==> job 5835: inputs <==
==> flow/design.v (excerpt) <==
module Temple #(
    parameter ADDR_WIDTH = 16,
    parameter DATA_WIDTH = 16
) (
    input                   clk,
    rst,
    output [ADDR_WIDTH-1:0] addr,
    input  [          15:0] rd_data,
    output [          15:0] wr_data,
    output                  en
);
Settings: LEC_CHECK=0, ABC_AREA=1, CAP_MARGIN=20, CELL_PAD_IN_SITES_DETAIL_PLACEMENT=2, CELL_PAD_IN_SITES_GLOBAL_PLACEMENT=2, CORE_MARGIN=4, CORE_UTILIZATION=35, CTS_CLUSTER_SIZE=62, GPL_TIMING_DRIVEN=1, HOLD_SLACK_MARGIN=-0.03, MAX_ROUTING_LAYER=met4, SLEW_MARGIN=5; clock period 3.8 ns.
run.sh (not shown) runs the stock make flow with config.mk's settings and CLKGATE_MAP_FILE=.
==> job 8196 (differences from job 5835) <==
==> flow/config.mk (replaced) <==
export PLATFORM = sky130hd
export DESIGN_NAME = Temple
export DESIGN_NICKNAME = Temple
export VERILOG_FILES = /design/flow/design.v
export SDC_FILE = /design/flow/constraint.sdc
export NUM_CORES = 4
export LEC_CHECK = 0
export ABC_AREA = 1
export CAP_MARGIN = 20
export CORE_MARGIN = 2
export CORE_UTILIZATION = 72
export CTS_CLUSTER_DIAMETER = 384
export CTS_CLUSTER_SIZE = 100
export PLACE_DENSITY = 0.4
export SETUP_SLACK_MARGIN = 0.91
export SLEW_MARGIN = 20
==> flow/constraint.sdc (replaced) <==
create_clock -name core_clock -period 3.08 [get_ports {clk}]
set_input_delay 0.6160 -clock core_clock [delete_from_list [all_inputs] [get_ports {clk}]]
set_output_delay 0.6160 -clock core_clock [all_outputs]
set_load 0.01 [all_outputs]
==> job 5469 (differences from job 5835) <==
==> flow/config.mk (replaced) <==
export PLATFORM = sky130hd
export DESIGN_NAME = Temple
export DESIGN_NICKNAME = Temple
export VERILOG_FILES = /design/flow/design.v
export SDC_FILE = /design/flow/constraint.sdc
export NUM_CORES = 4
export LEC_CHECK = 0
export ABC_AREA = 0
export CAP_MARGIN = 5
export CORE_ASPECT_RATIO = 0.92
export CORE_MARGIN = 2
export CORE_UTILIZATION = 72
export CTS_CLUSTER_DIAMETER = 390
export CTS_CLUSTER_SIZE = 15
export GPL_ROUTABILITY_DRIVEN = 0
export MIN_ROUTING_LAYER = met1
export PLACE_DENSITY_LB_ADDON = 0.0
export SLEW_MARGIN = 40
export TNS_END_PERCENT = 90
==> flow/constraint.sdc (replaced) <==
create_clock -name core_clock -period 3.08 [get_ports {clk}]
set_input_delay 0.6160 -clock core_clock [delete_from_list [all_inputs] [get_ports {clk}]]
set_output_delay 0.6160 -clock core_clock [all_outputs]
set_load 0.01 [all_outputs]
==> impl_metrics.json <==
{
  "status": "aborted with a tool error",
  "failing_step": "global routing (5_1_grt)",
  "error_line": "[ERROR GRT-0232] Routing congestion too high. Check the congestion heatmap in the GUI.",
  "ys_seq_share_pct": 68.9,
  "syn_area_um2": 24400,
  "top_area_share_pct": 62.5,
  "fp.dieW_um": 188,
  "grt_overflow": 10,
  "synth.cellmix.adderShare_pct": 1.77,
  "place_congestion": 0.973,
  "dp_slack_ps": -86.0,
  "yosysMostFrequentCell": "nand2_1",
  "dp_cells": 2589,
  "gr-usage-all-layers_pct": 69.7,
  "synth_nets": 2106,
  "synth_flops": 571,
  "ys_cells": 2054,
  "xor_share_pct": 0.466
}
-- figures above: job 8196

==> impl_metrics.json <==
{
  "status": "finished clean",
  "grt_overflow": 0,
  "dp_cells": 2077,
  "top_area_share_pct": 62.2,
  "dp_slack_ps": -214,
  "synth_nets": 1557,
  "syn_area_um2": 24100,
  "ys_seq_share_pct": 68.6,
  "xor_share_pct": 0.655,
  "ys_cells": 1505,
  "synth_flops": 560,
  "fp.dieW_um": 195
}
-- figures above: job 5469

==> impl_metrics.json <==
{
  "cts_buffer_depth": 3,
  "xor_share_pct": 0.466,
  "syn_area_um2": 24400,
  "synth_nets": 2106,
  "grt_overflow": 0,
  "place_congestion": 0.814,
  "hold_path_class": "in -> async",
  "dp_slack_ps": 154,
  "top_cells_by_area": "edfxtp_1 63%, nand2_1 8.7%, a22oi_1 6.9%",
  "synthCells": 2054,
  "gr-usage-all-layers_pct": 23.5,
  "synth_area_per_cell_um2": 11.9,
  "top_area_share_pct": 62.5,
  "yosysMostFrequentCell": "nand2_1",
  "synth_flops": 571,
  "status": "finished clean",
  "ys_cells": 2054,
  "ys_seq_share_pct": 68.9
}
-- figures above: job 5835

